==> flow/design.v <==
module testpc(
	clock,   
	reset,   
	pc,   
	instruction,   
	mem_data,   
	mem_addr,   
	mem_wdata,   
	mwrite_enable,
	mread_enable,
	regwrite_enable,   
	write_addr,   
	reg_write_data   
	);
	input clock, reset;
	input [15:0] instruction, mem_data;
	output [15:0] pc, mem_addr, mem_wdata;
	output [15:0] reg_write_data;
	output mwrite_enable, mread_enable, regwrite_enable;
	output [2:0] write_addr;
	reg [15:0] pc, read_data1, read_data2, ext_imm_data, alu_result;
	reg [15:0] reg_write_data;
	reg [15:0] jump_addr, branch_addr;
	reg [15:0] mwrite_addr, mread_addr;
	reg [6:0] imm_data;
	reg [2:0] read_addr1, read_addr2, write_addr;
	reg [1:0] result_sel;
	reg regwrite_enable, func_sel, imm_sel, mwrite_enable;
	reg mread_enable, memtoreg_sel, jump_enable, branch_enable;
	reg [15:0] reg_table[0:7];
	reg [15:0] c, temp;
	reg c1, c2, s1;
	wire [15:0] b1;
	wire [15:0] and_result, not_result;
	assign mem_addr = alu_result;
	assign mem_wdata = read_data2;
	always@(posedge clock or negedge reset)
	begin
		if(reset == 1'b0)
			pc <= 16'b0000000000000000;
		else if(branch_enable == 1'b1)
		begin
			if(alu_result == 0)
				pc <= pc + branch_addr;
			else
				pc <= pc + 16'b0000000000000001;
		end
		else if(jump_enable == 1'b1)
			pc <= 16'b0000000000000000 + jump_addr;
		else
			pc <= pc + 16'b0000000000000001;
	end
	always@(instruction)
	begin
		begin
			if(instruction[15:13] == 3'b001 && instruction[3:0] <= 4'b0010)   
			begin
				if(instruction[3:0] == 4'b0000)   
				begin
					read_addr1 = instruction[12:10]; 
					read_addr2 = instruction[9:7];  
					write_addr = instruction[6:4];  
					imm_data = 7'b0000000;
					mwrite_addr = 16'b0000000000000000;
					mread_addr = 16'b0000000000000000;
					jump_addr = 16'b0000000000000000;
					branch_addr = 16'b0000000000000000;
					regwrite_enable = 1'b1;
					func_sel = 1'b0;
					result_sel = 2'b00;
					imm_sel = 1'b0;
					mwrite_enable = 1'b0;
					mread_enable = 1'b0;
					memtoreg_sel = 1'b0;
					jump_enable = 1'b0;
					branch_enable = 1'b0;
				end
				else if(instruction[3:0] == 4'b0001)   
				begin
					read_addr1 = instruction[12:10];  
					read_addr2 = instruction[9:7];  
					write_addr = instruction[6:4];  
					imm_data = 7'b0000000;
					mwrite_addr = 16'b0000000000000000;
					mread_addr = 16'b0000000000000000;
					jump_addr = 16'b0000000000000000;
					branch_addr = 16'b0000000000000000;
					regwrite_enable = 1'b1;
					func_sel = 1'b0;
					result_sel = 2'b10;
					imm_sel = 1'b0;
					mwrite_enable = 1'b0;
					mread_enable = 1'b0;
					memtoreg_sel = 1'b0;
					jump_enable = 1'b0;
					branch_enable =	1'b0;		
				end
				else   
				begin
					read_addr1 = instruction[12:10];  
					read_addr2 = instruction[9:7];  
					write_addr = instruction[6:4];  
					imm_data = 7'b0000000;
					mwrite_addr = 16'b0000000000000000;
					mread_addr = 16'b0000000000000000;
					jump_addr = 16'b0000000000000000;
					branch_addr = 16'b0000000000000000;
					regwrite_enable = 1'b1;
					func_sel = 1'b0;
					result_sel = 2'b11;
					imm_sel = 1'b0;
					mwrite_enable = 1'b0;
					mread_enable = 1'b0;
					memtoreg_sel = 1'b0;
					jump_enable = 1'b0;
					branch_enable =	1'b0;		
				end
			end
			else if(instruction[15:13] == 3'b011)   
			begin
				read_addr1 = instruction[12:10];  
				read_addr2 = 3'b000; 
				write_addr = instruction[9:7];  
				imm_data = instruction[6:0];  
				mwrite_addr = 16'b0000000000000000;
				mread_addr = 16'b0000000000000000;
				jump_addr = 16'b0000000000000000;
				branch_addr = 16'b0000000000000000;
				regwrite_enable = 1'b1;
				func_sel = 1'b0;
				result_sel = 2'b00;
				imm_sel = 1'b1;
				mwrite_enable = 1'b0;
				mread_enable = 1'b0;
				memtoreg_sel = 1'b0;
				jump_enable = 1'b0;
				branch_enable =	1'b0;	
			end
			else if(instruction[15:13] == 3'b100)   
			begin
				read_addr1 = instruction[12:10]; 
				read_addr2 = 3'b000;  
				write_addr = instruction[9:7]; 
				imm_data = instruction[6:0];  
				mwrite_addr = 16'b0000000000000000;
				mread_addr = instruction[12:10];
				jump_addr = 16'b0000000000000000;
				branch_addr = 16'b0000000000000000;
				regwrite_enable = 1'b1;
				func_sel = 1'b0;
				result_sel = 2'b00;
				imm_sel = 1'b1;
				mwrite_enable = 1'b0;
				mread_enable = 1'b1;
				memtoreg_sel = 1'b1;
				jump_enable = 1'b0;
				branch_enable =	1'b0;	
			end
			else if(instruction[15:13] == 3'b101)   
			begin
				read_addr1 = instruction[12:10]; 
				read_addr2 = instruction[9:7];
				write_addr = 3'b000;
				imm_data = instruction[6:0]; 
				mwrite_addr = instruction[9:7]; 
				mread_addr = 16'b0000000000000000;
				jump_addr = 16'b0000000000000000;
				branch_addr = 16'b0000000000000000;
				regwrite_enable = 1'b0;
				func_sel = 1'b0;
				result_sel = 2'b00;
				imm_sel = 1'b1;
				mwrite_enable = 1'b1;
				mread_enable = 1'b0;
				memtoreg_sel = 1'b0;
				jump_enable = 1'b0;
				branch_enable =	1'b0;	
			end
			else if(instruction[15:13] == 3'b110)   
			begin
				read_addr1 = instruction[12:10]; 
				read_addr2 = instruction[9:7]; 
				write_addr = 3'b000;
				imm_data = instruction[6:0]; 
				mwrite_addr = 16'b0000000000000000;
				mread_addr = 16'b0000000000000000;
				jump_addr = 16'b0000000000000000;
				branch_addr = instruction[6:0];
				regwrite_enable = 1'b0;
				func_sel = 1'b1;
				result_sel = 2'b00;
				imm_sel = 1'b0;
				mwrite_enable = 1'b0;
				mread_enable = 1'b0;
				memtoreg_sel = 1'b0;
				jump_enable = 1'b0;
				branch_enable =	1'b1;	
			end
			else if(instruction[15:13] == 3'b111)   
			begin
				read_addr1 = 3'b000;
				read_addr2 = 3'b000; 
				write_addr = 3'b000;
				imm_data = 7'b0000000;
				mwrite_addr = 16'b0000000000000000;
				mread_addr = 16'b0000000000000000;
				jump_addr = instruction[12:0];   
				branch_addr = 16'b0000000000000000;
				regwrite_enable = 1'b0;
				func_sel = 1'b0;
				result_sel = 2'b00;
				imm_sel = 1'b0;
				mwrite_enable = 1'b0;
				mread_enable = 1'b0;
				memtoreg_sel = 1'b0;
				jump_enable = 1'b1;
				branch_enable = 1'b0;	
			end
			else   
			begin
				read_addr1 = 3'b000;
				read_addr2 = 3'b000;
				write_addr = 3'b000;
				imm_data = 7'b0000000;
				mwrite_addr = 16'b0000000000000000;
				mread_addr = 16'b0000000000000000;
				jump_addr = 16'b0000000000000000;
				branch_addr = 16'b0000000000000000;
				regwrite_enable = 1'b0;
				func_sel = 1'b0;
				result_sel = 2'b00;
				imm_sel = 1'b0;
				mwrite_enable = 1'b0;
				mread_enable = 1'b0;
				memtoreg_sel = 1'b0;
				jump_enable = 1'b0;
				branch_enable =	1'b0;	
			end
		end
	end
	always@(alu_result, mem_data, memtoreg_sel)
	begin
		if(memtoreg_sel == 1'b1)
			reg_write_data = mem_data;
		else
			reg_write_data = alu_result;
	end
	always@(posedge clock or negedge reset)
	begin
		if(reset == 1'b0)   
		begin
			reg_table[0] <= 16'b0000000000000000;
			reg_table[1] <= 16'b0000000000000000;
			reg_table[2] <= 16'b0000000000000000;
			reg_table[3] <= 16'b0000000000000000;
			reg_table[4] <= 16'b0000000000000000;
			reg_table[5] <= 16'b0000000000000000;
			reg_table[6] <= 16'b0000000000000000;
			reg_table[7] <= 16'b0000000000000000;
		end
		else if(regwrite_enable == 1'b1)
			reg_table[write_addr] <= reg_write_data;
	end
	always@(*)
	begin
		read_data1 = reg_table[read_addr1];
		read_data2 = reg_table[read_addr2];
	end
	reg [15:0] mux_data;
	reg [15:0] adder_result;	
	always@(imm_data)
	begin
		if(imm_data[6] == 1'b1)
			ext_imm_data = 16'b1111111110000000 + imm_data;
		else
			ext_imm_data = 16'b0000000000000000 + imm_data;
	end
	always@(read_data2, ext_imm_data, imm_sel)
	begin
		if(imm_sel == 1'b0)
			mux_data = read_data2;
		else
			mux_data = ext_imm_data;
	end
	always@(mux_data, b1, func_sel)
	case(func_sel)
		1'b0 : temp = mux_data;
		1'b1 : temp = ~mux_data + 1;
	endcase
	assign b1 = temp;
	always@(*)
	begin
	adder_result[0] = read_data1[0] ^ b1[0];
	c[0] = read_data1[0] & b1[0];	
	s1 = b1[1] ^ c[0];
	c1 = b1[1] & c[0];
	adder_result[1] = read_data1[1] ^ s1;
	c2 = read_data1[1] & s1;
	c[1] = c1 | c2;
	s1 = b1[2] ^ c[1];
	c1 = b1[2] & c[1];
	adder_result[2] = read_data1[2] ^ s1;
	c2 = read_data1[2] & s1;
	c[2] = c1 | c2;	
	s1 = b1[3] ^ c[2];
	c1 = b1[3] & c[2];
	adder_result[3] = read_data1[3] ^ s1;
	c2 = read_data1[3] & s1;
	c[3] = c1 | c2;
	s1 = b1[4] ^ c[3];
	c1 = b1[4] & c[3];
	adder_result[4] = read_data1[4] ^ s1;
	c2 = read_data1[4] & s1;
	c[4] = c1 | c2;
	s1 = b1[5] ^ c[4];
	c1 = b1[5] & c[4];
	adder_result[5] = read_data1[5] ^ s1;
	c2 = read_data1[5] & s1;
	c[5] = c1 | c2;
	s1 = b1[6] ^ c[5];
	c1 = b1[6] & c[5];
	adder_result[6] = read_data1[6] ^ s1;
	c2 = read_data1[6] & s1;
	c[6] = c1 | c2;
	s1 = b1[7] ^ c[6];
	c1 = b1[7] & c[6];
	adder_result[7] = read_data1[7] ^ s1;
	c2 = read_data1[7] & s1;
	c[7] = c1 | c2;
	s1 = b1[8] ^ c[7];
	c1 = b1[8] & c[7];
	adder_result[8] = read_data1[8] ^ s1;
	c2 = read_data1[8] & s1;
	c[8] = c1 | c2;
	s1 = b1[9] ^ c[8];
	c1 = b1[9] & c[8];
	adder_result[9] = read_data1[9] ^ s1;
	c2 = read_data1[9] & s1;
	c[9] = c1 | c2;
	s1 = b1[10] ^ c[9];
	c1 = b1[10] & c[9];
	adder_result[10] = read_data1[10] ^ s1;
	c2 = read_data1[10] & s1;
	c[10] = c1 | c2;
	s1 = b1[11] ^ c[10];
	c1 = b1[11] & c[10];
	adder_result[11] = read_data1[11] ^ s1;
	c2 = read_data1[11] & s1;
	c[11] = c1 | c2;
	s1 = b1[12] ^ c[11];
	c1 = b1[12] & c[11];
	adder_result[12] = read_data1[12] ^ s1;
	c2 = read_data1[12] & s1;
	c[12] = c1 | c2;
	s1 = b1[13] ^ c[12];
	c1 = b1[13] & c[12];
	adder_result[13] = read_data1[13] ^ s1;
	c2 = read_data1[13] & s1;
	c[13] = c1 | c2;
	s1 = b1[14] ^ c[13];
	c1 = b1[14] & c[13];
	adder_result[14] = read_data1[14] ^ s1;
	c2 = read_data1[14] & s1;
	c[14] = c1 | c2;
	s1 = b1[15] ^ c[14];
	c1 = b1[15] & c[14];
	adder_result[15] = read_data1[15] ^ s1;
	c2 = read_data1[15] & s1;
	c[15] = c1 | c2;
	end
	assign and_result = read_data1 & mux_data;
	assign not_result = ~read_data1 + mux_data;
	always@(adder_result, and_result, not_result, result_sel)
	case(result_sel)
		2'b00 : alu_result = adder_result;
		2'b01 : 
		begin
			if(adder_result >= 0)
				alu_result = 8'b00000000;
			else
				alu_result = 8'b00000001;
		end
		2'b10 : alu_result = and_result;
		2'b11 : alu_result = not_result;
	endcase
endmodule
==> flow/run.sh <==
#!/bin/bash
# the make line also repeats each setting of config.mk as NAME=value (left out here)
make -C /OpenROAD-flow-scripts/flow DESIGN_CONFIG=/design/flow/config.mk WORK_HOME=/design/flow/orfs CLKGATE_MAP_FILE= finish
==> flow/config.mk <==
export PLATFORM = sky130hd
export DESIGN_NAME = testpc
export DESIGN_NICKNAME = testpc
export VERILOG_FILES = /design/flow/design.v
export SDC_FILE = /design/flow/constraint.sdc
export NUM_CORES = 4
export LEC_CHECK = 0
export CAP_MARGIN = 20
export CORE_MARGIN = 2
export CORE_UTILIZATION = 69
export CTS_CLUSTER_SIZE = 32
export HOLD_SLACK_MARGIN = -0.1
export SETUP_SLACK_MARGIN = -0.62
export SLEW_MARGIN = 20
==> flow/constraint.sdc <==
create_clock -name core_clock -period 11.8 [get_ports {clock}]
set_input_delay 2.3600 -clock core_clock [delete_from_list [all_inputs] [get_ports {clock}]]
set_output_delay 2.3600 -clock core_clock [all_outputs]
set_load 0.01 [all_outputs]
==> results.json, run 1 <==
{
  "status": "finished with violations",
  "so.violations": "setup timing",
  "warning_count": 46,
  "first_pass_iters": 13,
  "edf_count": 0,
  "ys_ff": 144,
  "io_buffers": 103,
  "antenna_found_initial": 0,
  "worstHoldPathType": "reg2reg",
  "fmax_ghz": 0.07978,
  "cp_common_cell": "fa_2",
  "aoi_share": 0.2353,
  "ioPinCount": 104,
  "fp_util": 0.6968,
  "routed_wirelength_microns": 43220,
  "clockRootBuffer": "clkbuf_16",
  "post-place-ws_ps": -1807,
  "fin_nets": 1566,
  "syn_avg_cell_area_sq_um": 8.507,
  "dpl.hpwl_microns": 28880,
  "synth-adder-area-share": 0.07497,
  "yosysTopAreaCell": "dfrtp_1",
  "holdPathEnd": "reg_table[3][8]",
  "powerClk_mw": 0.536,
  "routed-via-count": 12250,
  "path_buffers": 6,
  "viasPerCell": 7.187,
  "hold_violations": 0,
  "most_common_cell": "dfrtp_1",
  "postSynthSeqShare": 0.3291,
  "area_leaders": "dfrtp_1 (33%), mux2_2 (6.1%), o21ai_0 (4.9%), nand2_1 (4.9%), ha_1 (4.6%)",
  "grtUsageTotal": 0.5177,
  "powerComb_mw": 2.41,
  "htree_levels": 4,
  "utilization": 0.8770,
  "simple_gate_share": 0.1749,
  "cp.required_ps": 9440,
  "p_comb_frac": 0.622,
  "cp-end-kind": "output pin",
  "p_leak_nw": 6.171,
  "yosys_area_sq_um": 10950,
  "ys_types": 70,
  "chipArea_sq_um": 16890,
  "netlist_instances": 1287,
  "cts_tree": "yes",
  "clkSinkCount": 144,
  "logic_family": "AND-OR/OR-AND gates",
  "area_growth_pct": 25.86,
  "cp.depth": 32,
  "clk_latency_ps": 440,
  "ff2ff_setup_slack_ps": 2860,
  "hold_depth": 2,
  "power_leader": "combinational cells",
  "finClkSkew_ps": 17.24,
  "dp.cells": 1666,
  "crit_fanout": 4,
  "worstSetupStartpoint": "instruction[15]",
  "crit_family": "adder cells",
  "yosys_cells": 1287,
  "seq_power_share": 0.240,
  "top_area_frac": 0.3291,
  "xor_share": 0.02880,
  "max-cap-violations": 0,
  "die_height_microns": 130.0,
  "cts_hold_buf": 0,
  "mux_area_frac": 0.1043,
  "instances_no_fill": 1705,
  "cts_buffers": 17,
  "grt_overflow": 0,
  "cts_buffer_depth": 2,
  "ff_type": "dfrtp_1",
  "finalSetupViolCount": 8,
  "worst_slack_ps": -735.2,
  "power_switching_mw": 1.803,
  "nFillCells": 815,
  "worst_r2r_startpoint": "reg_table[7][0]",
  "power_density_nw_per_um2": 281.3,
  "drc": 0,
  "synthArstFlopShare": 1.000,
  "syn_area_sq_um": 10950,
  "p_int_mw": 2.073,
  "rows": 46,
  "cp-start-kind": "input port",
  "switching_share": 0.4651,
  "drt_iter0_drc": 2331,
  "ir_drop_mv": 0.2006,
  "routabilityCongestion": 1.005,
  "crit_arrival_ps": 10180,
  "fp_nets": 1377,
  "crit_path_end": "reg_write_data[15]",
  "cp_slowest_cell": "or4b_4",
  "pg_seq_mw": 0.929,
  "slew_headroom": 0.3148,
  "flop_area_sq_um": 3603,
  "core_area_sq_um": 15710,
  "r2r_cells": 34,
  "fp.dieW_microns": 130.0,
  "common_cells": "dfrtp_1 (144), nand2_1 (143), nor2_1 (119)",
  "maxSlewViolCount": 0,
  "combGateArea_sq_um": 6960,
  "clockPowerShare": 0.138,
  "avgRoutedWirePerCell_microns": 25.35,
  "rsz0062_at_grt": "true",
  "rr_endpoint": "pc[9]",
  "min_period_over_period": 1.062,
  "clkTransAtPathRegs_ps": 70,
  "path_class": "in2out",
  "yosysWarnings": 2,
  "grt_pass1_vias": 11860,
  "holdWs_ps": 512.4,
  "worst_pin_slew_ps": 999.2,
  "diodes": 0,
  "power.total_mw": 3.876,
  "antenna_left": 0,
  "period_minus_slack_ps": 12540,
  "holdCritStartpoint": "reg_table[3][8]",
  "grt_max_degree": 85,
  "slowest_delay_ps": 590,
  "grt_pass1_wl_microns": 65580
}
-- layout make-up --
type	instances	share of cell area
clock buffers	17	0.03087
clock inverters	15	0.01017
inverters	70	0.01907
multi-input cells	994	0.5051
flip-flops and latches	144	0.2615
well taps	216	0.01961
repair buffers	249	0.1536
-- metrics by stage --
step	setup TNS (ps)	cell area, sq um
2_1_floorplan	-1990	11070
3_3_place_gp	-10030	13100
3_5_place_dp	-10870	13100
4_1_cts	-3260	13730
5_1_grt	-4333	13780
6_report	-2738	13780
-- routing by layer --
metal,vias to the layer above,track usage,share of wire
met5,-,0,0
met3,402,0.2030,0.15
met4,0,0.3384,0.088
met1,5627,0.6149,0.33
li1,5000,-,-
met2,1225,0.7844,0.43
-- repair_timing --
action	in CTS	in global routing
endpoints found under the setup margin	8	6
resized	45	12
pin swaps	23	12
setup buffers	11	3
==> run 2: changes to the inputs <==
Settings changed: CORE_UTILIZATION 69 to 65, CTS_CLUSTER_SIZE 32 to unset, HOLD_SLACK_MARGIN -0.1 to unset.
Clock period 11.8 ns to 13.2 ns, I/O delays scaled along.
==> run 2 against run 1 <==
  * Power is 13% lower
  * Synthesized cell count stayed put
  * Global-route usage is 6.0 points lower
  * Still fails the layout checks on setup timing
  * Via count is 4.7% lower
  * Critical endpoint unchanged
==> results.json, run 2 <==
{
  "maxSlewViolCount": 0,
  "common_cells": "dfrtp_1 (144), nand2_1 (143), nor2_1 (119)",
  "crit_family": "adder cells",
  "period_minus_slack_ps": 13630,
  "xor_share": 0.02880,
  "dpl.hpwl_microns": 28570,
  "synthArstFlopShare": 1.000,
  "logic_family": "AND-OR/OR-AND gates",
  "warning_count": 45,
  "min_period_over_period": 1.033,
  "clkTransAtPathRegs_ps": 70,
  "slowest_delay_ps": 550,
  "routed_wirelength_microns": 40400,
  "syn_avg_cell_area_sq_um": 8.507,
  "area_growth_pct": 25.83,
  "fin_nets": 1562,
  "worst_r2r_startpoint": "reg_table[3][0]",
  "max-cap-violations": 0,
  "rsz0062_at_grt": "true",
  "core_area_sq_um": 16520,
  "ff2ff_setup_slack_ps": 4130,
  "ys_ff": 144,
  "powerComb_mw": 2.06,
  "top_area_frac": 0.3291,
  "routabilityCongestion": 1.017,
  "tns_ps": -1272,
  "cp.required_ps": 10560,
  "path_buffers": 7,
  "worstSetupStartpoint": "instruction[15]",
  "hold_depth": 2,
  "aoi_share": 0.2353,
  "cp-end-kind": "output pin",
  "crit_fanout": 2,
  "seq_power_share": 0.239,
  "cp_common_cell": "fa_2",
  "yosysWarnings": 2,
  "yosysTopAreaCell": "dfrtp_1",
  "pg_seq_mw": 0.809,
  "drc": 0,
  "so.violations": "setup timing",
  "holdPathEnd": "reg_table[7][12]",
  "p_leak_nw": 6.181,
  "r2r_cells": 32,
  "utilization": 0.8336,
  "power_density_nw_per_um2": 245.6,
  "p_int_mw": 1.862,
  "clockRootBuffer": "clkbuf_16",
  "chipArea_sq_um": 17900,
  "routed-via-count": 11680,
  "cp-start-kind": "input port",
  "instances_no_fill": 1705,
  "ioPinCount": 104,
  "crit_arrival_ps": 10990,
  "io_buffers": 103,
  "power_switching_mw": 1.522,
  "post-place-ws_ps": -1594,
  "switching_share": 0.4498,
  "holdCritStartpoint": "reg_table[7][12]",
  "avgRoutedWirePerCell_microns": 23.69,
  "cts_tree": "yes",
  "fp_nets": 1377,
  "power_leader": "combinational cells",
  "clockPowerShare": 0.151,
  "yosys_area_sq_um": 10950,
  "cts_buffers": 17,
  "die_height_microns": 133.8,
  "postSynthSeqShare": 0.3291,
  "mux_area_frac": 0.1043,
  "cts_hold_buf": 0,
  "grt_pass1_wl_microns": 62890,
  "nFillCells": 1019,
  "grt_pass1_vias": 11420,
  "fp_util": 0.6625,
  "simple_gate_share": 0.1749,
  "rows": 47,
  "grt_overflow": 0,
  "worst_slack_ps": -434.5,
  "ff_type": "dfrtp_1",
  "cts_buffer_depth": 2,
  "worstHoldPathType": "reg2reg",
  "edf_count": 0,
  "drt_iter0_drc": 1670,
  "clk_latency_ps": 440,
  "fmax_ghz": 0.07334,
  "netlist_instances": 1287,
  "area_leaders": "dfrtp_1 (33%), mux2_2 (6.1%), o21ai_0 (4.9%), nand2_1 (4.9%), ha_1 (4.6%)",
  "crit_path_end": "reg_write_data[15]",
  "syn_area_sq_um": 10950,
  "status": "finished with violations",
  "viasPerCell": 6.849,
  "synth-adder-area-share": 0.07497,
  "grtUsageTotal": 0.4576,
  "hold_violations": 0,
  "diodes": 0,
  "cp.depth": 33,
  "cp_slowest_cell": "or4b_4",
  "grt_max_degree": 90,
  "worst_pin_slew_ps": 1076,
  "yosys_cells": 1287,
  "ir_drop_mv": 0.1661,
  "p_comb_frac": 0.610,
  "slew_headroom": 0.2773,
  "antenna_left": 0,
  "rr_endpoint": "pc[10]",
  "most_common_cell": "dfrtp_1",
  "htree_levels": 4,
  "finClkSkew_ps": 8.982,
  "powerClk_mw": 0.512,
  "first_pass_iters": 6,
  "dp.cells": 1667,
  "clkSinkCount": 144,
  "finalSetupViolCount": 4,
  "antenna_found_initial": 0,
  "fp.dieW_microns": 133.8,
  "ys_types": 70,
  "path_class": "in2out"
}
==> run 2: timing repair <==
action                                  4_1_cts  5_1_grt
gates resized                                25       11
endpoints found under the setup margin        6        4
pin swaps                                    10        8
setup buffers                                 6        0
==> run 2: area by class of cell <==
class	instances	area, sq um	area share
Clock buffer	17	425.4	0.03088
Clock inverter	15	192.7	0.01399
Inverter	70	262.8	0.01907
Multi-Input combinational cell	994	6919	0.5023
Sequential cell	144	3603	0.2616
Tap cell	220	275.3	0.01998
Timing Repair Buffer	245	2097	0.1522
==> run 2: metal layers <==
metal	vias up	part of all wire	wire length (microns)	GRT usage
met5	-	0	0	0
met4	0	0.068	2730	0.2819
met3	252	0.13	5078	0.1327
met2	907	0.45	17990	0.7051
met1	5539	0.36	14600	0.5705
li1	4979	-	-	-
==> run 2: metrics by stage <==
stage	total power, mW	cell area [sq um]	hold slack [ps]
floorplan	1.808	10980	461.2
global placement	2.696	13010	483.4
detailed placement	2.749	13010	496.3
CTS	3.312	13730	513.8
global route	3.561	13780	532.9
finish	3.384	13780	521.2
==> run 3: changes to the inputs <==
Settings changed: ABC_AREA set to 1, CORE_ASPECT_RATIO set to 0.5, CORE_UTILIZATION 65 to 72, CTS_CLUSTER_DIAMETER set to 336, CTS_CLUSTER_SIZE set to 97, PLACE_DENSITY set to 0.41, SETUP_SLACK_MARGIN -0.62 to -0.91, TNS_END_PERCENT set to 5.
Clock period 13.2 ns to 10.7 ns, I/O delays scaled along.
==> run 3 against run 2 <==
  * The run now fails in 5_1_grt
  * Area after synthesis grew 4.0%
  * Die area decreased by 5.5%
  * Synthesized cell count grew 32%
==> results.json, run 3 <==
{
  "area_leaders": "dfrtp_1 (32%), nand2_1 (17%), o21ai_0 (6.8%), inv_1 (6.5%), nand3_1 (6.5%)",
  "ys_ff": 144,
  "yosys_cells": 1693,
  "dp.cells": 2104,
  "syn_area_sq_um": 11390,
  "stop_stage": "5_1_grt",
  "synthArstFlopShare": 1.000,
  "synth-adder-area-share": 0.07206,
  "ioPinCount": 104,
  "routabilityCongestion": 1.166,
  "die_height_microns": 92.94,
  "top_area_frac": 0.3163,
  "postSynthSeqShare": 0.3163,
  "htree_levels": 4,
  "yosysTopAreaCell": "dfrtp_1",
  "clockRootBuffer": "clkbuf_16",
  "ys_types": 51,
  "netlist_instances": 1693,
  "fp_util": 0.7370,
  "fp.dieW_microns": 181.9,
  "common_cells": "nand2_1 (514), inv_1 (196), o21ai_0 (154)",
  "error": "[ERROR GRT-0228] Horizontal edge usage exceeds the maximum allowed. (9, 4) usage=65535 limit=3200",
  "simple_gate_share": 0.3405,
  "aoi_share": 0.1404,
  "io_buffers": 103,
  "logic_family": "simple AND/OR/NAND/NOR gates",
  "yosys_area_sq_um": 11390,
  "ff_type": "dfrtp_1",
  "dpl.hpwl_microns": 32550,
  "fp_nets": 1783,
  "post-place-ws_ps": -2051,
  "core_area_sq_um": 15450,
  "status": "did not finish",
  "syn_avg_cell_area_sq_um": 6.728,
  "most_common_cell": "nand2_1",
  "mux_area_frac": 0,
  "clkSinkCount": 144,
  "rows": 32,
  "cts_buffer_depth": 2,
  "xor_share": 0.03076,
  "edf_count": 0,
  "chipArea_sq_um": 16900,
  "yosysWarnings": 2,
  "cts_buffers": 17
}
==> run 3: repair_timing <==
action,CTS
hold buffers,0
gates resized,101
setup endpoints to repair,9
cloned,0
pin swaps,39
setup buffers,12
==> run 3: stage by stage <==
step,cell area [sq um],util
4_1_cts,14460,0.9358
3_5_place_dp,13700,0.8863
3_3_place_gp,13700,0.8863
2_1_floorplan,11430,-
==> run 4: changes to the inputs <==
Settings changed: ABC_AREA 1 to unset, CORE_ASPECT_RATIO 0.5 to unset, CTS_CLUSTER_DIAMETER 336 to 38, CTS_CLUSTER_SIZE 97 to 37, HOLD_SLACK_MARGIN set to -0.08, MAX_ROUTING_LAYER set to met4, PLACE_DENSITY 0.41 to 0.79, SETUP_SLACK_MARGIN -0.91 to 2.66.
Clock period 10.7 ns to 9.78 ns, I/O delays scaled along.
==> run 4 against run 3 <==
  * The flow again stops in 5_1_grt
  * Die area shrank 4.1%
  * Synthesized cell count down 24%
  * Area after synthesis shrank 3.9%
==> results.json, run 4 <==
{
  "fp_util": 0.7283,
  "rows": 45,
  "htree_levels": 4,
  "mux_area_frac": 0.1043,
  "ioPinCount": 104,
  "common_cells": "dfrtp_1 (144), nand2_1 (143), nor2_1 (119)",
  "grtUsageTotal": 0.8285,
  "core_area_sq_um": 15030,
  "syn_area_sq_um": 10950,
  "yosysWarnings": 2,
  "clkSinkCount": 144,
  "die_height_microns": 127.3,
  "synth-adder-area-share": 0.07497,
  "yosys_area_sq_um": 10950,
  "edf_count": 0,
  "cts_buffers": 17,
  "area_leaders": "dfrtp_1 (33%), mux2_2 (6.1%), o21ai_0 (4.9%), nand2_1 (4.9%), ha_1 (4.6%)",
  "io_buffers": 103,
  "chipArea_sq_um": 16210,
  "aoi_share": 0.2353,
  "top_area_frac": 0.3291,
  "grt_overflow": 116,
  "most_common_cell": "dfrtp_1",
  "yosys_cells": 1287,
  "xor_share": 0.02880,
  "stop_stage": "5_1_grt",
  "postSynthSeqShare": 0.3291,
  "place_area_sq_um": 13440,
  "netlist_instances": 1287,
  "ys_ff": 144,
  "routabilityCongestion": 1.109,
  "fp_nets": 1377,
  "ff_type": "dfrtp_1",
  "status": "did not finish",
  "synthArstFlopShare": 1.000,
  "error": "[ERROR GRT-0116] Global routing finished with congestion. Check the congestion regions in the DRC Viewer.",
  "simple_gate_share": 0.1749,
  "clockRootBuffer": "clkbuf_16",
  "yosysTopAreaCell": "dfrtp_1",
  "cts_buffer_depth": 2,
  "fp.dieW_microns": 127.3,
  "ys_types": 70,
  "syn_avg_cell_area_sq_um": 8.507,
  "dpl.hpwl_microns": 30720,
  "logic_family": "AND-OR/OR-AND gates"
}
run 4: repair_timing:
| action | in CTS |
|---|---|
| endpoints found under the setup margin | 148 |
| resized | 206 |
| pin swaps | 41 |
| hold buffers | 0 |
| setup buffers | 7 |
run 4: metrics by stage:
| stage | instances | hold WS [ps] | setup TNS (ps) | setup slack [ps] |
|---|---|---|---|---|
| CTS | 1725 | 524.1 | -16600 | -2010 |
| global placement | 1686 | 484.5 | -55640 | -2808 |
| floorplan | 1287 | 461.2 | -18890 | -1918 |
| detailed placement | 1686 | 499.0 | -64570 | -2984 |
run 4: layer usage:
metal  GRT usage  overflow
met3      0.6403         1
met1      0.8229         2
met4      0.8378        37
met2      0.9717        76
met5           -         -
==> run 5: changes to the inputs <==
Settings changed: CORE_UTILIZATION 72 to 70, CTS_CLUSTER_DIAMETER 38 to unset, CTS_CLUSTER_SIZE 37 to 97, GPL_TIMING_DRIVEN set to 1, HOLD_SLACK_MARGIN -0.08 to unset, MAX_ROUTING_LAYER met4 to unset, MIN_ROUTING_LAYER set to met2, PLACE_DENSITY 0.79 to unset, SETUP_SLACK_MARGIN 2.66 to 3.17, TNS_END_PERCENT 5 to unset.
Clock period 9.78 ns to 16.0 ns, I/O delays scaled along.
==> run 5 against run 4 <==
  * The flow again stops in 5_1_grt
  * Synthesized cell count is the same
  * Area after synthesis is the same
  * Die area grew 2.8%
==> results.json, run 5 <==
{
  "fp_nets": 1377,
  "grt_overflow": 2,
  "dpl.hpwl_microns": 27820,
  "ys_ff": 144,
  "postSynthSeqShare": 0.3291,
  "yosysTopAreaCell": "dfrtp_1",
  "error": "[ERROR GRT-0116] Global routing finished with congestion. Check the congestion regions in the DRC Viewer.",
  "yosys_cells": 1287,
  "edf_count": 0,
  "post-place-ws_ps": 391.0,
  "routabilityCongestion": 1.172,
  "cts_hold_buf": 0,
  "dp.cells": 1569,
  "yosys_area_sq_um": 10950,
  "syn_avg_cell_area_sq_um": 8.507,
  "clkSinkCount": 144,
  "netlist_instances": 1287,
  "stop_stage": "5_1_grt",
  "yosysWarnings": 2,
  "rows": 45,
  "synth-adder-area-share": 0.07497,
  "cts_buffers": 17,
  "ioPinCount": 104,
  "status": "did not finish",
  "ff_type": "dfrtp_1",
  "most_common_cell": "dfrtp_1",
  "cts_buffer_depth": 2,
  "aoi_share": 0.2353,
  "grtUsageTotal": 0.8300,
  "xor_share": 0.02880,
  "syn_area_sq_um": 10950,
  "ys_types": 70,
  "simple_gate_share": 0.1749,
  "die_height_microns": 129.1,
  "chipArea_sq_um": 16660,
  "fp_util": 0.7175,
  "htree_levels": 4,
  "logic_family": "AND-OR/OR-AND gates",
  "mux_area_frac": 0.1043,
  "top_area_frac": 0.3291,
  "io_buffers": 103,
  "clockRootBuffer": "clkbuf_16",
  "core_area_sq_um": 15260,
  "area_leaders": "dfrtp_1 (33%), mux2_2 (6.1%), o21ai_0 (4.9%), nand2_1 (4.9%), ha_1 (4.6%)",
  "common_cells": "dfrtp_1 (144), nand2_1 (143), nor2_1 (119)",
  "fp.dieW_microns": 129.1,
  "synthArstFlopShare": 1.000
}
==> run 5: what timing repair did <==
action,CTS
resized,91
pin swaps,24
buffers inserted,39
endpoints found under the setup margin,17
==> run 5: per-layer routing <==
layer,global-route usage,overflow
met5,0.6765,0
met4,0.6445,0
met3,0.9046,1
met2,0.8802,1
met1,-,-
==> run 5: metrics by stage <==
step,hold slack (ps),area [sq um]
floorplan,461.2,11090
global placement,483.6,12420
detailed placement,488.5,12420
CTS,515.1,13400
==> run 6: changes to the inputs <==
Settings changed: ABC_AREA set to 1, CORE_UTILIZATION 70 to 57, CTS_CLUSTER_SIZE 97 to unset, GPL_TIMING_DRIVEN 1 to unset, MIN_ROUTING_LAYER met2 to unset, PLACE_DENSITY_LB_ADDON set to 0.01, SETUP_SLACK_MARGIN 3.17 to unset.
Clock period 16.0 ns to 10.7 ns, I/O delays scaled along.
==> run 6 against run 5 <==
  * Synthesized cell count increased by 32%
  * Die area increased by 27%
  * Area after synthesis increased by 4.0%
  * The layout now fails its checks (setup timing)
==> results.json, run 6 <==
{
  "holdWs_ps": 490.5,
  "cp.depth": 34,
  "netlist_instances": 1693,
  "ys_ff": 144,
  "chipArea_sq_um": 21130,
  "flop_area_sq_um": 3603,
  "post-place-ws_ps": -1852,
  "edf_count": 0,
  "ff2ff_setup_slack_ps": 2800,
  "fp.dieW_microns": 145.4,
  "worstSetupStartpoint": "instruction[12]",
  "dpl.hpwl_microns": 31700,
  "cp-end-kind": "output pin",
  "instances_no_fill": 2228,
  "routed-via-count": 13090,
  "rr_endpoint": "pc[12]",
  "so.violations": "setup timing",
  "top_area_frac": 0.3163,
  "diodes": 0,
  "path_class": "in2out",
  "min_period_over_period": 1.091,
  "synthArstFlopShare": 1.000,
  "cp_slowest_cell": "clkdlybuf4s50_1",
  "die_height_microns": 145.4,
  "synth-adder-area-share": 0.07206,
  "worstHoldPathType": "reg2reg",
  "yosys_area_sq_um": 11390,
  "crit_family": "adder cells",
  "ff_type": "dfrtp_1",
  "htree_levels": 4,
  "cp_common_cell": "fa_2",
  "ys_types": 51,
  "p_int_mw": 2.028,
  "powerComb_mw": 2.19,
  "syn_avg_cell_area_sq_um": 6.728,
  "status": "finished with violations",
  "hold_depth": 2,
  "ir_drop_mv": 0.2294,
  "switching_share": 0.4622,
  "postSynthSeqShare": 0.3163,
  "worst_slack_ps": -974.2,
  "logic_family": "simple AND/OR/NAND/NOR gates",
  "yosysTopAreaCell": "dfrtp_1",
  "pg_seq_mw": 0.966,
  "syn_area_sq_um": 11390,
  "routed_wirelength_microns": 43720,
  "fmax_ghz": 0.08566,
  "ioPinCount": 104,
  "finClkSkew_ps": 16.49,
  "p_leak_nw": 7.633,
  "crit_fanout": 8,
  "clockRootBuffer": "clkbuf_16",
  "rsz0062_at_grt": "true",
  "max-cap-violations": 0,
  "aoi_share": 0.1404,
  "holdPathEnd": "reg_table[0][3]",
  "utilization": 0.7621,
  "first_pass_iters": 8,
  "combGateArea_sq_um": 6899,
  "crit_arrival_ps": 9530,
  "p_comb_frac": 0.581,
  "hold_violations": 0,
  "fin_nets": 2040,
  "grtUsageTotal": 0.4128,
  "cts_buffer_depth": 2,
  "seq_power_share": 0.256,
  "worst_r2r_startpoint": "reg_table[3][0]",
  "power_leader": "combinational cells",
  "drt_iter0_drc": 1517,
  "path_buffers": 8,
  "grt_pass1_vias": 12480,
  "clockPowerShare": 0.163,
  "holdCritStartpoint": "reg_table[0][3]",
  "cp-start-kind": "input port",
  "powerClk_mw": 0.616,
  "mux_area_frac": 0,
  "maxSlewViolCount": 0,
  "routabilityCongestion": 1.016,
  "grt_pass1_wl_microns": 68390,
  "power_switching_mw": 1.743,
  "worst_pin_slew_ps": 1030,
  "grt_max_degree": 86,
  "common_cells": "nand2_1 (514), inv_1 (196), o21ai_0 (154)",
  "antenna_found_initial": 0,
  "cts_buffers": 17,
  "clkTransAtPathRegs_ps": 70,
  "yosys_cells": 1693,
  "nFillCells": 1559,
  "fp_util": 0.5834,
  "dp.cells": 2168,
  "avgRoutedWirePerCell_microns": 19.62,
  "rows": 51,
  "simple_gate_share": 0.3405,
  "viasPerCell": 5.876,
  "xor_share": 0.03076,
  "crit_path_end": "reg_write_data[15]",
  "r2r_cells": 40,
  "most_common_cell": "nand2_1",
  "antenna_left": 0,
  "clkSinkCount": 144,
  "slew_headroom": 0.3093,
  "cts_tree": "yes",
  "cts_hold_buf": 0,
  "io_buffers": 103,
  "grt_overflow": 0,
  "cp.required_ps": 8560,
  "clk_latency_ps": 450,
  "yosysWarnings": 2,
  "period_minus_slack_ps": 11670,
  "core_area_sq_um": 19530,
  "area_leaders": "dfrtp_1 (32%), nand2_1 (17%), o21ai_0 (6.8%), inv_1 (6.5%), nand3_1 (6.5%)",
  "area_growth_pct": 30.63,
  "drc": 0,
  "slowest_delay_ps": 570,
  "fp_nets": 1783,
  "finalSetupViolCount": 6,
  "power_density_nw_per_um2": 253.5,
  "warning_count": 44
}
==> run 6: area by class of cell <==
type	count	share of cell area
multi-input combinational	1271	0.4636
clock buffer	17	0.02859
tap	265	0.02228
timing repair buffer	307	0.1780
inverter	209	0.05306
clock inverter	15	0.01228
sequential	144	0.2422
==> run 6: metrics by stage <==
stage	cell area [sq um]	total power [mW]	TNS, ps
2_1_floorplan	11530	1.985	-1228
3_3_place_gp	13910	2.940	-10300
3_5_place_dp	13910	2.986	-11800
4_1_cts	14760	3.665	-3585
5_1_grt	14880	4.004	-5345
6_report	14880	3.772	-3624
==> run 6: repair_timing <==
item,in CTS,in global routing
setup buffers,23,8
endpoints found under the setup margin,12,10
pin swaps,15,10
gates resized,100,33
==> run 6: per-layer routing <==
metal,vias to the layer above,track usage,share of wire
met2,885,0.6341,0.44
met3,176,0.09906,0.11
met1,6000,0.5369,0.39
met5,-,0,0
li1,6030,-,-
met4,0,0.2353,0.059
==> run 7: changes to the inputs <==
Settings changed: CORE_UTILIZATION 57 to 69, CTS_CLUSTER_SIZE set to 32, HOLD_SLACK_MARGIN set to 0.3, PLACE_DENSITY_LB_ADDON 0.01 to unset, SETUP_SLACK_MARGIN set to -0.62.
Clock period 10.7 ns to 10.3 ns, I/O delays scaled along.
==> run 7 against run 6 <==
  * The flow now stops in 5_1_grt
  * Die area down 17%
  * Area after synthesis unchanged
  * Synthesized cell count is the same
==> results.json, run 7 <==
{
  "yosysWarnings": 2,
  "ioPinCount": 104,
  "error": "[ERROR GRT-0232] Routing congestion too high. Check the congestion heatmap in the GUI.",
  "routabilityCongestion": 1.136,
  "clkSinkCount": 144,
  "clockRootBuffer": "clkbuf_16",
  "dpl.hpwl_microns": 31200,
  "xor_share": 0.03076,
  "most_common_cell": "nand2_1",
  "ff_type": "dfrtp_1",
  "mux_area_frac": 0,
  "yosys_area_sq_um": 11390,
  "yosys_cells": 1693,
  "syn_area_sq_um": 11390,
  "top_area_frac": 0.3163,
  "grt_overflow": 43,
  "logic_family": "simple AND/OR/NAND/NOR gates",
  "area_leaders": "dfrtp_1 (32%), nand2_1 (17%), o21ai_0 (6.8%), inv_1 (6.5%), nand3_1 (6.5%)",
  "simple_gate_share": 0.3405,
  "fp_util": 0.7119,
  "ys_ff": 144,
  "cts_buffers": 17,
  "common_cells": "nand2_1 (514), inv_1 (196), o21ai_0 (154)",
  "status": "did not finish",
  "netlist_instances": 1693,
  "stop_stage": "5_1_grt",
  "core_area_sq_um": 16000,
  "ys_types": 51,
  "fp_nets": 1783,
  "chipArea_sq_um": 17550,
  "edf_count": 0,
  "cts_hold_buf": 0,
  "aoi_share": 0.1404,
  "place_area_sq_um": 13710,
  "die_height_microns": 132.5,
  "synthArstFlopShare": 1.000,
  "fp.dieW_microns": 132.5,
  "io_buffers": 103,
  "dp.cells": 2109,
  "yosysTopAreaCell": "dfrtp_1",
  "grtUsageTotal": 0.8324,
  "cts_buffer_depth": 2,
  "htree_levels": 4,
  "rows": 46,
  "postSynthSeqShare": 0.3163,
  "syn_avg_cell_area_sq_um": 6.728,
  "synth-adder-area-share": 0.07206
}
[run 7: layer usage]
layer / GRT overflow / track usage
met4: 23 / 0.8315
met2: 13 / 0.9361
met5: 0 / 0.4750
met3: 3 / 0.7441
met1: 4 / 0.8325
[run 7: timing repair]
item                                    in CTS
buffers inserted                            52
cloned                                       0
pin swaps                                   26
gates resized                              118
endpoints found under the setup margin      10
[run 7: through the flow]
step                worst slack (ps)  total power [mW]    util
floorplan                     -785.5             2.046       -
global placement               -1891             2.998  0.8571
detailed placement             -2122             3.080  0.8571
CTS                            -1112             3.841  0.9256
==> run 8: changes to the inputs <==
Settings changed: ABC_AREA 1 to unset, CORE_UTILIZATION 69 to 72, CTS_CLUSTER_SIZE 32 to unset, HOLD_SLACK_MARGIN 0.3 to unset, PLACE_DENSITY_LB_ADDON set to 0.27, SETUP_SLACK_MARGIN -0.62 to unset.
Clock period 10.3 ns to 11.3 ns, I/O delays scaled along.
==> run 8 against run 7 <==
  * The run again fails in 5_1_grt
  * Die area is 7.7% lower
  * Synthesized cell count decreased by 24%
  * Area after synthesis is 3.9% lower
==> results.json, run 8 <==
{
  "yosys_area_sq_um": 10950,
  "ff_type": "dfrtp_1",
  "top_area_frac": 0.3291,
  "yosysTopAreaCell": "dfrtp_1",
  "xor_share": 0.02880,
  "stop_stage": "5_1_grt",
  "status": "did not finish",
  "fp_nets": 1377,
  "syn_area_sq_um": 10950,
  "grtUsageTotal": 0.7389,
  "cts_buffers": 17,
  "routabilityCongestion": 1.133,
  "clkSinkCount": 144,
  "io_buffers": 103,
  "yosys_cells": 1287,
  "most_common_cell": "dfrtp_1",
  "area_leaders": "dfrtp_1 (33%), mux2_2 (6.1%), o21ai_0 (4.9%), nand2_1 (4.9%), ha_1 (4.6%)",
  "logic_family": "AND-OR/OR-AND gates",
  "syn_avg_cell_area_sq_um": 8.507,
  "synth-adder-area-share": 0.07497,
  "mux_area_frac": 0.1043,
  "core_area_sq_um": 15030,
  "postSynthSeqShare": 0.3291,
  "edf_count": 0,
  "cts_buffer_depth": 2,
  "rows": 45,
  "common_cells": "dfrtp_1 (144), nand2_1 (143), nor2_1 (119)",
  "synthArstFlopShare": 1.000,
  "netlist_instances": 1287,
  "clockRootBuffer": "clkbuf_16",
  "fp.dieW_microns": 127.3,
  "dpl.hpwl_microns": 29680,
  "cts_hold_buf": 0,
  "place_area_sq_um": 13220,
  "htree_levels": 4,
  "error": "[ERROR GRT-0116] Global routing finished with congestion. Check the congestion regions in the DRC Viewer.",
  "chipArea_sq_um": 16210,
  "ys_ff": 144,
  "fp_util": 0.7283,
  "aoi_share": 0.2353,
  "yosysWarnings": 2,
  "die_height_microns": 127.3,
  "simple_gate_share": 0.1749,
  "ys_types": 70,
  "grt_overflow": 2,
  "ioPinCount": 104
}
run 8: stage by stage:
stage               worst slack, ps  instances
detailed placement            -2098       1656
global placement              -1922       1656
floorplan                     -1006       1287
CTS                          -957.0       1706
run 8: routing by layer:
metal,GRT overflow,track usage
met1,0,0.7690
met2,1,0.9113
met3,1,0.5549
met4,0,0.7098
met5,0,0.2105
run 8: timing repair:
item / CTS
pin swaps: 31
setup endpoints to repair: 18
gates cloned: 1
setup buffers: 27
resized: 96
==> run 9: changes to the inputs <==
Settings changed: ABC_AREA set to 1, CTS_CLUSTER_DIAMETER set to 88, CTS_CLUSTER_SIZE set to 32, GPL_ROUTABILITY_DRIVEN set to 1, HOLD_SLACK_MARGIN set to 0.3, PLACE_DENSITY set to 0.7, PLACE_DENSITY_LB_ADDON 0.27 to unset, SETUP_SLACK_MARGIN set to -0.75, TNS_END_PERCENT set to 5.
Clock period 11.3 ns to 11.0 ns, I/O delays scaled along.
==> run 9 against run 8 <==
  * The flow again stops in 5_1_grt
  * Die area up 3.9%
  * Area after synthesis is 4.0% higher
  * Synthesized cell count rose by 32%
==> results.json, run 9 <==
{
  "fp_nets": 1783,
  "stop_stage": "5_1_grt",
  "synthArstFlopShare": 1.000,
  "yosysTopAreaCell": "dfrtp_1",
  "yosys_area_sq_um": 11390,
  "chipArea_sq_um": 16840,
  "xor_share": 0.03076,
  "grtUsageTotal": 0.8134,
  "cts_buffers": 17,
  "ys_types": 51,
  "aoi_share": 0.1404,
  "rows": 45,
  "common_cells": "nand2_1 (514), inv_1 (196), o21ai_0 (154)",
  "yosysWarnings": 2,
  "syn_area_sq_um": 11390,
  "clkSinkCount": 144,
  "grt_overflow": 48,
  "yosys_cells": 1693,
  "edf_count": 0,
  "syn_avg_cell_area_sq_um": 6.728,
  "status": "did not finish",
  "cts_hold_buf": 0,
  "postSynthSeqShare": 0.3163,
  "area_leaders": "dfrtp_1 (32%), nand2_1 (17%), o21ai_0 (6.8%), inv_1 (6.5%), nand3_1 (6.5%)",
  "io_buffers": 103,
  "synth-adder-area-share": 0.07206,
  "error": "[ERROR GRT-0232] Routing congestion too high. Check the congestion heatmap in the GUI.",
  "die_height_microns": 129.8,
  "ioPinCount": 104,
  "dpl.hpwl_microns": 31510,
  "ys_ff": 144,
  "fp.dieW_microns": 129.8,
  "core_area_sq_um": 15310,
  "ff_type": "dfrtp_1",
  "logic_family": "simple AND/OR/NAND/NOR gates",
  "routabilityCongestion": 1.155,
  "htree_levels": 4,
  "netlist_instances": 1693,
  "fp_util": 0.7438,
  "cts_buffer_depth": 2,
  "mux_area_frac": 0,
  "clockRootBuffer": "clkbuf_16",
  "top_area_frac": 0.3163,
  "simple_gate_share": 0.3405,
  "most_common_cell": "nand2_1"
}
-- run 9: per-stage QoR --
step | cells | utilization | setup WS [ps] | area (sq um) | setup TNS (ps)
3_3_place_gp | 2101 | 0.8899 | -1696 | 13630 | -9647
4_1_cts | 2141 | 0.9367 | -737.5 | 14350 | -3908
3_5_place_dp | 2101 | 0.8899 | -1966 | 13630 | -11850
2_1_floorplan | 1693 | - | -738.7 | 11430 | -2346
-- run 9: metal layers --
metal | overflow | GRT usage
met1 | 0 | 0.8080
met5 | 0 | 0.4647
met2 | 28 | 0.9470
met4 | 19 | 0.7856
met3 | 1 | 0.7105
-- run 9: repair_timing --
item / in CTS
endpoints found under the setup margin: 7
pin swaps: 36
gates resized: 77
buffers inserted: 9
==> run 10: changes to the inputs <==
Settings changed: ABC_AREA 1 to unset, CORE_UTILIZATION 72 to 65, CTS_CLUSTER_DIAMETER 88 to unset, CTS_CLUSTER_SIZE 32 to unset, GPL_ROUTABILITY_DRIVEN 1 to unset, HOLD_SLACK_MARGIN 0.3 to unset, PLACE_DENSITY 0.7 to unset, SETUP_SLACK_MARGIN -0.75 to unset.
Clock period 11.0 ns to 13.7 ns, I/O delays scaled along.
==> run 10 against run 9 <==
  * The layout now fails its checks (setup timing)
  * Synthesized cell count is 24% lower
  * Area after synthesis is 3.9% lower
  * Die area is 6.3% higher
==> results.json, run 10 <==
{
  "viasPerCell": 6.761,
  "worst_pin_slew_ps": 909.0,
  "warning_count": 44,
  "routed_wirelength_microns": 39740,
  "cp_common_cell": "fa_2",
  "htree_levels": 4,
  "p_int_mw": 1.761,
  "core_area_sq_um": 16520,
  "worst_r2r_startpoint": "reg_table[3][0]",
  "holdPathEnd": "reg_table[3][8]",
  "finClkSkew_ps": 11.92,
  "crit_fanout": 3,
  "tns_ps": -50.42,
  "grt_overflow": 0,
  "worstSetupStartpoint": "instruction[3]",
  "top_area_frac": 0.3291,
  "cts_tree": "yes",
  "hold_depth": 2,
  "yosys_cells": 1287,
  "worst_slack_ps": -50.42,
  "synth-adder-area-share": 0.07497,
  "fp_nets": 1377,
  "hold_violations": 0,
  "mux_area_frac": 0.1043,
  "first_pass_iters": 9,
  "grt_pass1_wl_microns": 61470,
  "crit_path_end": "reg_write_data[15]",
  "most_common_cell": "dfrtp_1",
  "grtUsageTotal": 0.4482,
  "antenna_left": 0,
  "drt_iter0_drc": 1405,
  "clkSinkCount": 144,
  "die_height_microns": 133.8,
  "netlist_instances": 1287,
  "power.total_mw": 3.213,
  "syn_avg_cell_area_sq_um": 8.507,
  "yosysTopAreaCell": "dfrtp_1",
  "routabilityCongestion": 1.036,
  "clk_latency_ps": 430,
  "path_buffers": 7,
  "so.violations": "setup timing",
  "avgRoutedWirePerCell_microns": 23.46,
  "clkTransAtPathRegs_ps": 60,
  "rr_endpoint": "pc[9]",
  "cp-start-kind": "input port",
  "r2r_cells": 32,
  "cp_slowest_cell": "or4b_4",
  "io_buffers": 103,
  "powerClk_mw": 0.455,
  "post-place-ws_ps": -1181,
  "yosys_area_sq_um": 10950,
  "power_density_nw_per_um2": 234.2,
  "holdCritStartpoint": "reg_table[3][8]",
  "diodes": 0,
  "xor_share": 0.02880,
  "finalSetupViolCount": 1,
  "cts_hold_buf": 0,
  "worstHoldPathType": "reg2reg",
  "pg_seq_mw": 0.776,
  "min_period_over_period": 1.004,
  "ir_drop_mv": 0.1471,
  "chipArea_sq_um": 17900,
  "syn_area_sq_um": 10950,
  "aoi_share": 0.2353,
  "seq_power_share": 0.241,
  "dpl.hpwl_microns": 28420,
  "ioPinCount": 104,
  "power_switching_mw": 1.452,
  "clockPowerShare": 0.142,
  "maxSlewViolCount": 0,
  "period_minus_slack_ps": 13750,
  "clockRootBuffer": "clkbuf_16",
  "crit_arrival_ps": 11010,
  "logic_family": "AND-OR/OR-AND gates",
  "ff2ff_setup_slack_ps": 4760,
  "slowest_delay_ps": 600,
  "cp.depth": 33,
  "area_growth_pct": 25.31,
  "grt_pass1_vias": 11050,
  "area_leaders": "dfrtp_1 (33%), mux2_2 (6.1%), o21ai_0 (4.9%), nand2_1 (4.9%), ha_1 (4.6%)",
  "p_leak_nw": 6.135,
  "p_comb_frac": 0.617,
  "simple_gate_share": 0.1749,
  "cp-end-kind": "output pin",
  "drc": 0,
  "cts_buffers": 17,
  "rows": 47,
  "routed-via-count": 11450,
  "fp_util": 0.6625,
  "switching_share": 0.4520,
  "cp.required_ps": 10960,
  "utilization": 0.8302,
  "grt_max_degree": 82,
  "slew_headroom": 0.3766,
  "fp.dieW_microns": 133.8,
  "path_class": "in2out",
  "power_leader": "combinational cells",
  "edf_count": 0,
  "crit_family": "adder cells",
  "antenna_found_initial": 0,
  "common_cells": "dfrtp_1 (144), nand2_1 (143), nor2_1 (119)",
  "max-cap-violations": 0,
  "status": "finished with violations",
  "ys_ff": 144,
  "powerComb_mw": 1.98,
  "yosysWarnings": 2,
  "rsz0062_at_grt": "true",
  "fmax_ghz": 0.07273,
  "cts_buffer_depth": 2,
  "ff_type": "dfrtp_1",
  "synthArstFlopShare": 1.000,
  "fin_nets": 1551,
  "ys_types": 70,
  "postSynthSeqShare": 0.3291
}
==> run 10: final cells by class <==
type / instances / area [sq um]
timing repair buffer: 234 / 2032
inverter: 70 / 262.8
clock inverter: 13 / 121.4
clock buffer: 19 / 452.9
fill: 1063 / 2805
tap: 220 / 275.3
multi-input combinational: 994 / 6972
sequential: 144 / 3603
==> run 10: metrics by stage <==
| step | std cells | area (sq um) | hold WS, ps |
|---|---|---|---|
| global placement | 1657 | 12980 | 486.5 |
| finish | 1694 | 13720 | 507.3 |
| floorplan | 1287 | 11040 | 461.2 |
| global route | 1694 | 13720 | 537.2 |
| CTS | 1693 | 13620 | 504.9 |
| detailed placement | 1657 | 12980 | 491.0 |
==> run 10: timing repair <==
item / in CTS / in global routing
endpoints found under the setup margin: 8 / 4
gates resized: 23 / 16
pin swaps: 17 / 8
buffers inserted: 4 / 0
==> run 10: routing by layer <==
layer,track usage,up-vias,share of wire
met5,0,-,0
met4,0.2500,0,0.058
met3,0.1232,187,0.12
met2,0.6974,807,0.45
met1,0.5682,5484,0.38
li1,-,4975,-
==> run 11: changes to the inputs <==
Settings changed: CAP_MARGIN 20 to 35, CELL_PAD_IN_SITES_GLOBAL_PLACEMENT set to 0, CORE_MARGIN 2 to 5, CORE_UTILIZATION 65 to 16, CTS_CLUSTER_DIAMETER set to 288, HOLD_SLACK_MARGIN set to 0.02, MIN_ROUTING_LAYER set to met1, PLACE_DENSITY set to 0.38, SLEW_MARGIN 20 to 25, TNS_END_PERCENT 5 to unset.
Clock period 13.7 ns to 8.74 ns, I/O delays scaled along.
==> run 11 against run 10 <==
  * The layout still fails its checks (setup timing)
  * Area after synthesis did not move
  * Sequential cell count unchanged
  * Global-route usage is 31 points lower
  * Via count down 1.4%
  * Worst setup slack worse by 2500 ps
  * Non-clock buffer count is 177 higher
  * Largest power group unchanged
==> results.json, run 11 <==
{
  "status": "finished with violations",
  "so.violations": "setup timing",
  "chipArea_sq_um": 73760,
  "cp.depth": 32,
  "synth-adder-area-share": 0.07497,
  "viasPerCell": 4.460,
  "most_common_cell": "dfrtp_1",
  "power_switching_mw": 2.633,
  "slowest_delay_ps": 590,
  "p_leak_nw": 7.186,
  "clkSinkCount": 144,
  "top_area_frac": 0.3291,
  "maxSlewViolCount": 0,
  "drt_iter0_drc": 740,
  "routed-via-count": 11300,
  "p_comb_frac": 0.684,
  "tns_ps": -47460,
  "ys_ff": 144,
  "syn_area_sq_um": 10950,
  "hold_depth": 2,
  "rr_endpoint": "pc[9]",
  "logic_family": "AND-OR/OR-AND gates",
  "holdPathEnd": "reg_table[7][8]",
  "cp-start-kind": "input port",
  "ioPinCount": 104,
  "yosysWarnings": 2,
  "finalSetupViolCount": 49,
  "fp_util": 0.1605,
  "first_pass_iters": 5,
  "mux_area_frac": 0.1043,
  "worst_pin_slew_ps": 929.1,
  "worst_slack_ps": -2599,
  "worstSetupStartpoint": "instruction[3]",
  "worstHoldPathType": "reg2reg",
  "area_growth_pct": 49.86,
  "crit_path_end": "reg_write_data[15]",
  "warning_count": 44,
  "antenna_left": 0,
  "yosysTopAreaCell": "dfrtp_1",
  "min_period_over_period": 1.297,
  "holdCritStartpoint": "reg_table[7][8]",
  "switching_share": 0.4290,
  "rows": 96,
  "simple_gate_share": 0.1749,
  "path_buffers": 7,
  "ff_type": "dfrtp_1",
  "grtUsageTotal": 0.1409,
  "netlist_instances": 1287,
  "yosys_area_sq_um": 10950,
  "hold_violations": 0,
  "routabilityCongestion": 0.8731,
  "pg_seq_mw": 1.18,
  "path_class": "in2out",
  "postSynthSeqShare": 0.3291,
  "core_area_sq_um": 68230,
  "crit_family": "adder cells",
  "xor_share": 0.02880,
  "antenna_found_initial": 1,
  "max-cap-violations": 0,
  "cts_buffers": 17,
  "avgRoutedWirePerCell_microns": 20.90,
  "die_height_microns": 271.6,
  "common_cells": "dfrtp_1 (144), nand2_1 (143), nor2_1 (119)",
  "ir_drop_mv": 0.2776,
  "synthArstFlopShare": 1.000,
  "dpl.hpwl_microns": 40410,
  "edf_count": 0,
  "htree_levels": 4,
  "yosys_cells": 1287,
  "fmax_ghz": 0.08819,
  "io_buffers": 103,
  "powerComb_mw": 4.20,
  "power.total_mw": 6.138,
  "p_int_mw": 3.504,
  "powerClk_mw": 0.762,
  "ff2ff_setup_slack_ps": 20,
  "drc": 0,
  "period_minus_slack_ps": 11340,
  "aoi_share": 0.2353,
  "cp_common_cell": "fa_2",
  "grt_pass1_vias": 11410,
  "clockRootBuffer": "clkbuf_16",
  "slew_headroom": 0.3783,
  "finClkSkew_ps": 12.96,
  "seq_power_share": 0.192,
  "area_leaders": "dfrtp_1 (33%), mux2_2 (6.1%), o21ai_0 (4.9%), nand2_1 (4.9%), ha_1 (4.6%)",
  "routed_wirelength_microns": 52940,
  "cp-end-kind": "output pin",
  "crit_arrival_ps": 9590,
  "utilization": 0.2405,
  "ys_types": 70,
  "cts_tree": "yes",
  "diodes": 0,
  "worst_r2r_startpoint": "reg_table[3][0]",
  "flop_area_sq_um": 3603,
  "clkTransAtPathRegs_ps": 60,
  "grt_overflow": 0,
  "syn_avg_cell_area_sq_um": 8.507,
  "r2r_cells": 32,
  "grt_max_degree": 81,
  "rsz0062_at_grt": "true",
  "fp.dieW_microns": 271.6,
  "combGateArea_sq_um": 7281,
  "nFillCells": 7464,
  "grt_pass1_wl_microns": 77650,
  "cp.required_ps": 6990,
  "fin_nets": 1728,
  "crit_fanout": 4,
  "clk_latency_ps": 450,
  "power_leader": "combinational cells",
  "clockPowerShare": 0.124,
  "cts_buffer_depth": 2,
  "fp_nets": 1377,
  "power_density_nw_per_um2": 374.1,
  "cp_slowest_cell": "or4b_4"
}
run 11: cell type report:
cell class | count | area share
tap | 882 | 0.06726
sequential | 144 | 0.2196
clock inverter | 14 | 0.009609
timing repair buffer | 411 | 0.2167
inverter | 70 | 0.01632
multi-input combinational | 994 | 0.4438
clock buffer | 18 | 0.02677
run 11: per-stage QoR:
step / cells / hold slack [ps] / area [sq um] / setup WS [ps]
after CTS: 2528 / 505.3 / 16190 / -2703
after detailed placement: 2469 / 491.1 / 15070 / -3713
after global placement: 2469 / 485.8 / 15070 / -3697
final: 2533 / 501.5 / 16410 / -2599
after floorplan: 1287 / 461.2 / 11130 / -2541
after global routing: 2533 / 546.9 / 16410 / -2840
run 11: metal layers:
metal | global-route usage | vias up | wire (microns)
met5 | 0 | - | 13
met4 | 0.06155 | 2 | 2206
met3 | 0.02439 | 82 | 2349
met2 | 0.2353 | 292 | 25180
met1 | 0.1788 | 5596 | 23190
li1 | - | 5324 | -
run 11: repair_timing:
| item | 4_1_cts | 5_1_grt |
|---|---|---|
| pin swaps | 47 | 22 |
| buffers inserted | 29 | 12 |
| hold endpoints to repair | 0 | 0 |
| gates resized | 202 | 55 |
| endpoints found under the setup margin | 81 | 70 |
| hold buffers | 0 | 0 |
| gates cloned | 1 | 0 |
==> run 12: changes to the inputs <==
Settings changed: CAP_MARGIN 35 to 20, CELL_PAD_IN_SITES_GLOBAL_PLACEMENT 0 to 3, CORE_MARGIN 5 to 2, CORE_UTILIZATION 16 to 18, CTS_CLUSTER_DIAMETER 288 to unset, HOLD_SLACK_MARGIN 0.02 to unset, MAX_ROUTING_LAYER set to met5, MIN_ROUTING_LAYER met1 to unset, PLACE_DENSITY 0.38 to 0.71, SETUP_SLACK_MARGIN set to 5.0, SLEW_MARGIN 25 to 20.
Clock period 8.74 ns to 21.7 ns, I/O delays scaled along.
==> run 12 against run 11 <==
  * The run now finishes clean
  * Combinational power down 71%
  * Power decreased by 67%
  * First-iteration DRC count up 14%
  * Worst setup slack improved by 7800 ps
  * Critical path depth grew 1
  * Clock skew shrank 2.7 ps
  * Register-to-register slack better by 13000 ps
  * Design area decreased by 14%
  * Sequential power fell by 59%
  * Largest cell class unchanged
==> results.json, run 12 <==
{
  "worstHoldPathType": "reg2reg",
  "warning_count": 42,
  "area_growth_pct": 28.98,
  "common_cells": "dfrtp_1 (144), nand2_1 (143), nor2_1 (119)",
  "syn_area_sq_um": 10950,
  "ir_drop_mv": 0.06413,
  "yosys_cells": 1287,
  "grtUsageTotal": 0.1528,
  "drt_iter0_drc": 845,
  "pg_seq_mw": 0.488,
  "holdWs_ps": 510.5,
  "crit_path_end": "reg_write_data[15]",
  "tns_ps": 0,
  "seq_power_share": 0.241,
  "ys_types": 70,
  "min_period_over_period": 0.7595,
  "path_buffers": 6,
  "clockPowerShare": 0.156,
  "maxSlewViolCount": 0,
  "power_density_nw_per_um2": 143.5,
  "antenna_left": 0,
  "slowest_delay_ps": 560,
  "cp_slowest_cell": "or4b_4",
  "grt_pass1_wl_microns": 71030,
  "diodes": 0,
  "viasPerCell": 4.772,
  "finClkSkew_ps": 10.26,
  "place_area_sq_um": 13080,
  "p_comb_frac": 0.603,
  "crit_family": "adder cells",
  "synthArstFlopShare": 1.000,
  "rr_endpoint": "pc[9]",
  "area_leaders": "dfrtp_1 (33%), mux2_2 (6.1%), o21ai_0 (4.9%), nand2_1 (4.9%), ha_1 (4.6%)",
  "nFillCells": 6555,
  "holdPathEnd": "reg_table[6][15]",
  "period_minus_slack_ps": 16480,
  "worstSetupStartpoint": "instruction[3]",
  "ys_ff": 144,
  "routed-via-count": 10460,
  "worst_r2r_startpoint": "reg_table[7][0]",
  "cp-start-kind": "input port",
  "hold_violations": 0,
  "cp_common_cell": "fa_2",
  "cp.depth": 33,
  "yosysTopAreaCell": "dfrtp_1",
  "cp-end-kind": "output pin",
  "powerComb_mw": 1.22,
  "p_int_mw": 1.102,
  "fmax_ghz": 0.06068,
  "fin_nets": 1488,
  "die_height_microns": 250.6,
  "fp_nets": 1377,
  "netlist_instances": 1287,
  "crit_arrival_ps": 12140,
  "finalSetupViolCount": 0,
  "switching_share": 0.4563,
  "io_buffers": 103,
  "mux_area_frac": 0.1043,
  "antenna_found_initial": 1,
  "drc": 0,
  "instances_no_fill": 2192,
  "cp.required_ps": 17360,
  "first_pass_iters": 5,
  "htree_levels": 4,
  "clkSinkCount": 144,
  "fp_util": 0.1817,
  "cts_buffer_depth": 2,
  "path_class": "in2out",
  "edf_count": 0,
  "power_leader": "combinational cells",
  "top_area_frac": 0.3291,
  "powerClk_mw": 0.316,
  "status": "complete, no violations",
  "clkTransAtPathRegs_ps": 70,
  "routed_wirelength_microns": 48710,
  "yosysWarnings": 2,
  "crit_fanout": 4,
  "ioPinCount": 104,
  "dp.cells": 2136,
  "avgRoutedWirePerCell_microns": 22.22,
  "p_leak_nw": 5.907,
  "dpl.hpwl_microns": 35050,
  "most_common_cell": "dfrtp_1",
  "logic_family": "AND-OR/OR-AND gates",
  "cts_tree": "yes",
  "cts_buffers": 17,
  "combGateArea_sq_um": 6959,
  "simple_gate_share": 0.1749,
  "ff2ff_setup_slack_ps": 12840,
  "yosys_area_sq_um": 10950,
  "hold_depth": 2,
  "core_area_sq_um": 60250,
  "clockRootBuffer": "clkbuf_16",
  "rows": 90,
  "chipArea_sq_um": 62810,
  "xor_share": 0.02880,
  "max-cap-violations": 0,
  "flop_area_sq_um": 3603,
  "routabilityCongestion": 0.8016,
  "rsz0062_at_grt": "true",
  "postSynthSeqShare": 0.3291,
  "worst_pin_slew_ps": 1019,
  "holdCritStartpoint": "reg_table[6][15]",
  "cts_hold_buf": 0,
  "r2r_cells": 29,
  "clk_latency_ps": 450,
  "synth-adder-area-share": 0.07497,
  "slew_headroom": 0.3011,
  "design_area_sq_um": 14120,
  "aoi_share": 0.2353,
  "grt_pass1_vias": 10160,
  "syn_avg_cell_area_sq_um": 8.507,
  "fp.dieW_microns": 250.6,
  "grt_overflow": 0,
  "ff_type": "dfrtp_1",
  "power_switching_mw": 0.9246,
  "grt_max_degree": 81
}
==> run 12: final cells by class <==
class / count / area share
Timing Repair Buffer: 171 / 0.1205
Multi-Input combinational cell: 994 / 0.4928
Clock inverter: 13 / 0.01249
Inverter: 70 / 0.01861
Sequential cell: 144 / 0.2552
Tap cell: 782 / 0.06929
Clock buffer: 18 / 0.03110
==> run 12: metal layers <==
layer  track usage  wire length, microns
met1        0.2047                 22260
met2        0.2563                 23270
met3       0.02026                  2221
met4       0.04311                   948
met5             0                    13
==> run 12: per-stage QoR <==
stage | util | worst slack [ps] | power (mW)
floorplan | - | 5004 | 1.108
global placement | 0.2170 | 2854 | 1.667
detailed placement | 0.2171 | 2850 | 1.668
CTS | 0.2321 | 5028 | 2.019
global route | 0.2344 | 4800 | 2.167
finish | 0.2344 | 5219 | 2.026
==> run 12: timing repair <==
action / 4_1_cts / 5_1_grt
pin swaps: 21 / 6
buffers inserted: 15 / 6
endpoints found under the setup margin: 14 / 6
gates resized: 69 / 32
cloned: 3 / 1
No activity file was given, so power comes from the tool's default toggle rates.
